==> xenon <==
## MazeRunner
module MazeRunner(clk,RST_n,SS_n,MOSI,MISO,SCLK,PWMR,PWML,
                  DIRR,DIRL,IR_EN,BMPL_n,BMPR_n,buzz,
				  buzz_n,RX,LED);
clock: 10.0 ns
lec_check: 0
cap_margin: 25
cell_pad_in_sites_detail_placement: 1
core_aspect_ratio: 1.32
core_margin: 8
core_utilization: 18
gpl_timing_driven: 0
max_routing_layer: met4
place_density_lb_addon: 0.15
setup_slack_margin: 2.27
slew_margin: 35
tns_end_percent: 95
run.sh (not shown) runs the stock make flow with config.mk's settings and CLKGATE_MAP_FILE=.
==> inputs of cedar, as changes to xenon <==
==> flow/config.mk (replaced) <==
export PLATFORM = sky130hd
export DESIGN_NAME = MazeRunner
export DESIGN_NICKNAME = MazeRunner
export VERILOG_FILES = /design/flow/design.v
export SDC_FILE = /design/flow/constraint.sdc
export NUM_CORES = 4
export LEC_CHECK = 0
export CAP_MARGIN = 15
export CORE_ASPECT_RATIO = 0.7
export CORE_MARGIN = 6
export CORE_UTILIZATION = 68
export GPL_ROUTABILITY_DRIVEN = 0
export MAX_ROUTING_LAYER = met4
export PLACE_DENSITY_LB_ADDON = 0.26
export SETUP_SLACK_MARGIN = -0.2
export SLEW_MARGIN = 0
==> flow/constraint.sdc (replaced) <==
create_clock -name core_clock -period 10.7 [get_ports {clk}]
set_input_delay 2.1400 -clock core_clock [delete_from_list [all_inputs] [get_ports {clk}]]
set_output_delay 2.1400 -clock core_clock [all_outputs]
set_load 0.01 [all_outputs]
==> inputs of ember, as changes to xenon <==
==> flow/config.mk (replaced) <==
export PLATFORM = sky130hd
export DESIGN_NAME = MazeRunner
export DESIGN_NICKNAME = MazeRunner
export VERILOG_FILES = /design/flow/design.v
export SDC_FILE = /design/flow/constraint.sdc
export NUM_CORES = 4
export LEC_CHECK = 0
export ABC_AREA = 1
export CAP_MARGIN = 20
export CORE_MARGIN = 2
export CORE_UTILIZATION = 72
export PLACE_DENSITY = 0.65
export SETUP_SLACK_MARGIN = 0.01
export SLEW_MARGIN = 20
==> flow/constraint.sdc (replaced) <==
create_clock -name core_clock -period 4.72 [get_ports {clk}]
set_input_delay 0.9440 -clock core_clock [delete_from_list [all_inputs] [get_ports {clk}]]
set_output_delay 0.9440 -clock core_clock [all_outputs]
set_load 0.01 [all_outputs]
==> results <==
- In xenon the combinational power is higher than in cedar, by 27%.
- Final cell count: xenon is higher than cedar (50%).
- Synthesized cell count: cedar is smaller than ember (about 14%).
- Design area, highest first: ember, xenon, cedar.
- Worst hold slack, lowest first: ember, xenon, cedar.
- The highest via count belongs to ember, the lowest to xenon.
- The highest non-clock buffer count belongs to ember, the lowest to cedar.
- ember finished with negative setup slack left. xenon completed with no timing, DRC or antenna violations. cedar produced a clean layout.

---

==> quartz: inputs <==
MazeRunner again, from the RTL that the note above started with.
make LEC_CHECK=0 CAP_MARGIN=20 CELL_PAD_IN_SITES_GLOBAL_PLACEMENT=3 CORE_ASPECT_RATIO=1.61 CORE_MARGIN=5 CORE_UTILIZATION=55 GPL_TIMING_DRIVEN=0 MAX_ROUTING_LAYER=met4 PLACE_DENSITY_LB_ADDON=0.28 SETUP_SLACK_MARGIN=-0.28 SLEW_MARGIN=0 finish   # period 10.8 ns
==> indigo: changes against quartz <==
ABC_AREA = 1   (was not set)
CELL_PAD_IN_SITES_GLOBAL_PLACEMENT = not set   (was 3)
CORE_ASPECT_RATIO = not set   (was 1.61)
CORE_MARGIN = 2   (was 5)
CORE_UTILIZATION = 72   (was 55)
CTS_CLUSTER_SIZE = 74   (was not set)
GPL_TIMING_DRIVEN = not set   (was 0)
PLACE_DENSITY_LB_ADDON = 0.19   (was 0.28)
SETUP_SLACK_MARGIN = 0.65   (was -0.28)
SLEW_MARGIN = 20   (was 0)
==> flow/constraint.sdc (replaced) <==
create_clock -name core_clock -period 5.12 [get_ports {clk}]
set_input_delay 1.0240 -clock core_clock [delete_from_list [all_inputs] [get_ports {clk}]]
set_output_delay 1.0240 -clock core_clock [all_outputs]
set_load 0.01 [all_outputs]
==> nickel: changes against quartz <==
ABC_AREA = 1   (was not set)
CELL_PAD_IN_SITES_GLOBAL_PLACEMENT = not set   (was 3)
CORE_ASPECT_RATIO = not set   (was 1.61)
CORE_MARGIN = 2   (was 5)
CORE_UTILIZATION = 72   (was 55)
CTS_CLUSTER_SIZE = 74   (was not set)
GPL_TIMING_DRIVEN = not set   (was 0)
PLACE_DENSITY_LB_ADDON = 0.19   (was 0.28)
SETUP_SLACK_MARGIN = 1.39   (was -0.28)
==> flow/constraint.sdc (replaced) <==
create_clock -name core_clock -period 5.12 [get_ports {clk}]
set_input_delay 1.0240 -clock core_clock [delete_from_list [all_inputs] [get_ports {clk}]]
set_output_delay 1.0240 -clock core_clock [all_outputs]
set_load 0.01 [all_outputs]
==> notes <==
quartz failed in global placement without I/O (3_1_place_gp_skip_io). nickel produced a layout that fails on negative setup slack. indigo finished but failed the layout checks on negative setup slack.
Utilization: indigo is lower than nickel (5.4 points).
Critical path depth: nickel is lower than indigo (10).
Clock power: nickel is lower than indigo (7.4%).
In indigo the final cell count is smaller than in nickel, by about 3.5%.
Against indigo, the via count of nickel is higher by 15%.
Between nickel and indigo, the lower clock skew is in indigo (gap 0.014 ns).
Between nickel and indigo, the lower first-iteration DRC count is in indigo (gap 88%, measured against indigo).
Non-clock buffer count: nickel is higher than indigo (108).
Sequential power is about the same in nickel and indigo.
In indigo the routed wire length is lower than in nickel, by 27%.
Flip-flop count is the same in nickel and indigo.
==> figures <==
| quantity | quartz | nickel | indigo |
|---|---|---|---|
| Status | aborted with a tool error | finished with violations | finished with violations |
| Last stage reached | global placement without I/O (3_1_place_gp_skip_io) | - | - |
| Violated checks | - | negative setup slack | negative setup slack |
| Iteration-0 DRC Markers | - | 3324 | 1764 |
| Synth Instances | 2176 | 2524 | 2524 |
| Internal Power | - | 5149 µW | 5470 µW |
| Area share of buffers outside the clock network | - | 9.031% | 6.015% |
| VDD IR max | - | 0.3618 mV | 0.2992 mV |
| Die extent in y | 263.8 µm | 180.2 µm | 180.2 µm |
| Final Hold Fails | - | 0 | 0 |
| Net switching component of the power | - | 1488 µW | 1428 µW |
| Number of port buffers | - | 15 | 15 |
| Area enclosed by the die boundary | 44230 µm² | 32470 µm² | 32470 µm² |
| Longest Clk Path Bufs | - | 3 | 3 |
| Number of ports placed on the die boundary | - | 24 | 24 |
| Number of clock sinks | - | 409 | 409 |
| Standard cell with the maximum stage delay on the critical path | - | sky130_fd_sc_hd__o21ai_1 | sky130_fd_sc_hd__fa_1 |
| Number of max-slew violations in the final report | - | 0 | 0 |
| Share of the final layout cell area in multi-input gates | - | 42.27% | 41.77% |
| Worst-case hold path end point | - | iRST.ff2 | iRST.ff2 |
| Area share of fa/ha/maj cells after synthesis | 11.27% | 11.09% | 11.09% |
| Most common cell type on the critical path | - | sky130_fd_sc_hd__nand2_1 | sky130_fd_sc_hd__nand2_2 |
| Multiplexer area fraction after synthesis | 2.080% | 0.1455% | 0.1455% |
| Inverter tally of the final layout excluding the clock network | - | 391 | 390 |
| Clock slew at the register clock pins of the worst setup and hold paths | - | 0.06 ns | 0.06 ns |
No activity file was given, so power comes from the tool's default toggle rates.
